==> inputs of run A <==
## total_fir
module total_fir(total_out, x_in, clk);
	input clk;
	input signed[7:0]x_in;
	output signed[15:0]total_out;
	wire signed[7:0]c0 = 8'b0_0010001;
	wire signed[7:0]c1 = 8'b1_1010111;
	wire signed[7:0]c2 = 8'b0_0011000;
	wire signed[7:0]c3 = 8'b1_1000110;
	wire signed[7:0]c4 = 8'b1_0001100;
	wire signed[7:0]c5 = 8'b0_1010110;
	wire signed[7:0]c6 = 8'b1_0011010;
	wire signed[7:0]c7 = 8'b0_0111010;
	wire signed[7:0]c8 = 8'b1_1110000;
	wire signed[7:0]c9 = 8'b0_1111111;
	wire signed[7:0]c10 = 8'b0_0001111;
	wire signed[7:0]c11 = 8'b1_1110111;
	wire signed[7:0]c12 = 8'b1_1101011;
	wire signed[7:0]c13 = 8'b1_0110110;
	wire signed[7:0]c14 = 8'b1_0111100;
	wire signed[7:0]c15 = 8'b1_1010000;
	wire signed[7:0]in_a;
	wire signed[7:0]d1_eigh_out, d2_eigh_out, d3_eigh_out, d4_eigh_out, d5_eigh_out, d6_eigh_out,
					d7_eigh_out, d8_eigh_out, d9_eigh_out, d10_eigh_out, d11_eigh_out, d12_eigh_out,
					d13_eigh_out, d14_eigh_out, d15_eigh_out, d16_eigh_out;
	wire signed[13:0]m1_out, m2_out, m3_out, m4_out, m5_out, m6_out, m7_out, m8_out, m9_out, m10_out,
					m11_out, m12_out, m13_out, m14_out, m15_out, m16_out; 
	wire signed[13:0]d1_fort_out, d2_fort_out, d3_fort_out,  d4_fort_out, d5_fort_out, d6_fort_out,
					d7_fort_out, d8_fort_out, d9_fort_out, d10_fort_out, d11_fort_out, d12_fort_out,
					d13_fort_out, d14_fort_out, d15_fort_out, d16_fort_out;
	wire signed[15:0]a1_out, a2_out, a3_out, a4_out;
	wire signed[15:0]d1_sixt_out, d2_sixt_out, d3_sixt_out, d4_sixt_out;
	wire signed[17:0]total_tmp, a5_out;
	assign in_a = x_in;
	dff #(8) dff_1_eigh( .out_a(d1_eigh_out), .in_a(in_a), .clk(clk) );
	mul mul_1( .out(m1_out), .in_c(c15), .in_a(d1_eigh_out) );
	dff #(14) dff_1_fort( .out_a(d1_fort_out), .in_a(m1_out), .clk(clk) );
	dff #(8) dff_2_eigh( .out_a(d2_eigh_out), .in_a(d1_eigh_out), .clk(clk) );
	mul mul_2( .out(m2_out), .in_c(c14), .in_a(d2_eigh_out) );
	dff #(14) dff_2_fort( .out_a(d2_fort_out), .in_a(m2_out), .clk(clk) );
	dff #(8) dff_3_eigh( .out_a(d3_eigh_out), .in_a(d2_eigh_out), .clk(clk) );
	mul mul_3( .out(m3_out), .in_c(c13), .in_a(d3_eigh_out) );
	dff #(14) dff_3_fort( .out_a(d3_fort_out), .in_a(m3_out), .clk(clk) );
  ...
clock: 3.55 ns
lec_check: 0
abc_area: 0
cap_margin: 0
cell_pad_in_sites_detail_placement: 1
cell_pad_in_sites_global_placement: 2
core_aspect_ratio: 1.96
core_margin: 9
core_utilization: 21
cts_cluster_diameter: 349
gpl_routability_driven: 0
gpl_timing_driven: 0
max_routing_layer: met4
min_routing_layer: met1
place_density_lb_addon: 0.17
slew_margin: 10
tns_end_percent: 60
run.sh (not shown) runs the stock make flow with config.mk's settings and CLKGATE_MAP_FILE=.
==> run Z (differences from run A) <==
ABC_AREA = 1   (was 0)
CAP_MARGIN = 20   (was 0)
CELL_PAD_IN_SITES_DETAIL_PLACEMENT = not set   (was 1)
CELL_PAD_IN_SITES_GLOBAL_PLACEMENT = not set   (was 2)
CORE_ASPECT_RATIO = 0.9   (was 1.96)
CORE_MARGIN = 4   (was 9)
CORE_UTILIZATION = 58   (was 21)
CTS_CLUSTER_DIAMETER = not set   (was 349)
GPL_TIMING_DRIVEN = 1   (was 0)
MAX_ROUTING_LAYER = not set   (was met4)
MIN_ROUTING_LAYER = met2   (was met1)
PLACE_DENSITY = 0.45   (was not set)
PLACE_DENSITY_LB_ADDON = not set   (was 0.17)
SETUP_SLACK_MARGIN = -0.15   (was not set)
SLEW_MARGIN = 40   (was 10)
TNS_END_PERCENT = not set   (was 60)
==> flow/constraint.sdc (replaced) <==
create_clock -name core_clock -period 3.83 [get_ports {clk}]
set_input_delay 0.7660 -clock core_clock [delete_from_list [all_inputs] [get_ports {clk}]]
set_output_delay 0.7660 -clock core_clock [all_outputs]
set_load 0.01 [all_outputs]
==> run C (differences from run A) <==
ABC_AREA = not set   (was 0)
CAP_MARGIN = 20   (was 0)
CELL_PAD_IN_SITES_DETAIL_PLACEMENT = not set   (was 1)
CELL_PAD_IN_SITES_GLOBAL_PLACEMENT = not set   (was 2)
CORE_ASPECT_RATIO = not set   (was 1.96)
CORE_MARGIN = 2   (was 9)
CORE_UTILIZATION = 72   (was 21)
CTS_CLUSTER_DIAMETER = not set   (was 349)
GPL_ROUTABILITY_DRIVEN = not set   (was 0)
GPL_TIMING_DRIVEN = not set   (was 0)
MAX_ROUTING_LAYER = not set   (was met4)
MIN_ROUTING_LAYER = not set   (was met1)
PLACE_DENSITY = 0.67   (was not set)
PLACE_DENSITY_LB_ADDON = not set   (was 0.17)
SLEW_MARGIN = 20   (was 10)
TNS_END_PERCENT = not set   (was 60)
==> flow/constraint.sdc (replaced) <==
create_clock -name core_clock -period 3.62 [get_ports {clk}]
set_input_delay 0.7240 -clock core_clock [delete_from_list [all_inputs] [get_ports {clk}]]
set_output_delay 0.7240 -clock core_clock [all_outputs]
set_load 0.01 [all_outputs]
==> comparison table <==
quantity                                                                           run A                       run C                    run Z
Number of vias in the routed layout                                               21,407                      22,983                   32,693
Result of the run                                             complete, but fails checks  complete, but fails checks  complete, no violations
Violated checks                                                             setup timing                setup timing                        -
MI comb cells                                                                      2,037                       2,037                    2,484
Clock buffers created by TritonCTS                                                    46                          46                       47
Detail Route met2 WL                                                      58,200 microns              39,700 microns           36,000 microns
Launching point of the worst reg2reg path                            dff_7_eigh.out_a[4]         dff_1_sixt.out_a[0]      dff_7_eigh.out_a[5]
Post-synthesis cell area                                                    0.0307 sq mm                0.0307 sq mm             0.0322 sq mm
Area fraction in and, or, nand and nor cells after synthesis                       6.92%                       6.92%                    14.1%
Min-Delay Endpoint                                                  dff_16_fort.out_a[0]        dff_15_eigh.out_a[0]      dff_9_eigh.out_a[0]
Area reported by Yosys stat                                                 0.0307 sq mm                0.0307 sq mm             0.0322 sq mm
Postcts setup bufs                                                                   122                          14                        0
Number of cells in the yosys synthesis report                                      3,070                       3,070                    3,725
Cell repeated most along the worst path                                             fa_1                           -                  nand2_1
RSZ-0062 raised after global routing                                                true                        true                        -
First-pass GRT wire length                                               142,000 microns             116,000 microns          114,000 microns
Inst Count DP                                                                      4,975                       3,829                    4,482
DR pass1 iterations                                                                    4                           6                        9
Logic depth of the worst path, buffers included                                       13                          18                       17

---

==> inputs of run a <==
Starting RTL as in the previous note.
Settings: LEC_CHECK=0, CAP_MARGIN=20, CORE_MARGIN=2, CORE_UTILIZATION=65, SLEW_MARGIN=20; clock period 3.83 ns.
==> run b (differences from run a) <==
- ABC_AREA: default -> 1
- CORE_UTILIZATION: 65 -> 69
- CTS_CLUSTER_DIAMETER: default -> 298
==> flow/constraint.sdc (replaced) <==
create_clock -name core_clock -period 2.88 [get_ports {clk}]
set_input_delay 0.5760 -clock core_clock [delete_from_list [all_inputs] [get_ports {clk}]]
set_output_delay 0.5760 -clock core_clock [all_outputs]
set_load 0.01 [all_outputs]
==> run c (differences from run a) <==
- CAP_MARGIN: 20 -> 25
- CELL_PAD_IN_SITES_GLOBAL_PLACEMENT: default -> 1
- CORE_UTILIZATION: 65 -> 17
- CTS_CLUSTER_SIZE: default -> 87
- GPL_ROUTABILITY_DRIVEN: default -> 0
- GPL_TIMING_DRIVEN: default -> 0
- HOLD_SLACK_MARGIN: default -> 0.05
- SETUP_SLACK_MARGIN: default -> 0.45
- TNS_END_PERCENT: default -> 60
==> flow/constraint.sdc (replaced) <==
create_clock -name core_clock -period 5.0 [get_ports {clk}]
set_input_delay 1.0000 -clock core_clock [delete_from_list [all_inputs] [get_ports {clk}]]
set_output_delay 1.0000 -clock core_clock [all_outputs]
set_load 0.01 [all_outputs]
==> run d (differences from run a) <==
- ABC_AREA: default -> 0
- CELL_PAD_IN_SITES_DETAIL_PLACEMENT: default -> 1
- CELL_PAD_IN_SITES_GLOBAL_PLACEMENT: default -> 2
- CORE_ASPECT_RATIO: default -> 1.96
- CORE_MARGIN: 2 -> 9
- CORE_UTILIZATION: 65 -> 21
- CTS_CLUSTER_DIAMETER: default -> 349
- GPL_ROUTABILITY_DRIVEN: default -> 1
- GPL_TIMING_DRIVEN: default -> 0
- MAX_ROUTING_LAYER: default -> met4
- MIN_ROUTING_LAYER: default -> met1
- PLACE_DENSITY_LB_ADDON: default -> 0.17
- SLEW_MARGIN: 20 -> 10
==> flow/constraint.sdc (replaced) <==
create_clock -name core_clock -period 3.55 [get_ports {clk}]
set_input_delay 0.7100 -clock core_clock [delete_from_list [all_inputs] [get_ports {clk}]]
set_output_delay 0.7100 -clock core_clock [all_outputs]
set_load 0.01 [all_outputs]
==> comparison table <==
	run d	run c	run a	run b
Status	failed layout checks	finished clean	finished clean	did not finish
Last stage reached	-	-	-	global routing (5_1_grt)
Reasons for failing layout checks	negative setup slack	-	-	-
Pre-placement core utilization	21.12%	17.05%	65.98%	69.55%
Post-synth area from yosys stat	30,720 sq um	30,720 sq um	30,720 sq um	32,240 sq um
Tally of nets with antenna violations remaining after routing	0	0	0	-
Worst Path Class, Setup	flip-flop to flip-flop	flip-flop to flip-flop	flip-flop to flip-flop	-
Worst setup timing slack at the placement stage	-1.371 ns	-0.2374 ns	-0.2273 ns	-0.8227 ns
Launching point of the worst reg2reg path	dff_1_sixt.out_a[0]	dff_7_eigh.out_a[7]	dff_1_sixt.out_a[0]	-
Final hold slack	0.3669 ns	0.3514 ns	0.3731 ns	-
Final-layout clock-cell area share	4.197%	5.028%	4.659%	-
Std-Cell Rows	196	156	79	79
Layout multi-input combinational cell count	2,037	2,037	2,037	-
Worst Hold End	dff_10_eigh.out_a[1]	dff_15_eigh.out_a[0]	dff_15_eigh.out_a[0]	-
Routed vias	21,640	19,730	21,320	-
CP max stage cell	fa_1	fa_1	fa_1	-
DR DRC count	0	0	0	-
Yosys Instances	3,070	3,070	3,070	3,725
Fill cell total of the finished layout	16,180	19,730	3,268	-
Worst setup path endpoint	dff_eighteen.out_a[17]	dff_7_fort.out_a[11]	dff_eighteen.out_a[17]	-
Wire length the detailed router placed on met1	28,050 microns	29,940 microns	29,990 microns	-
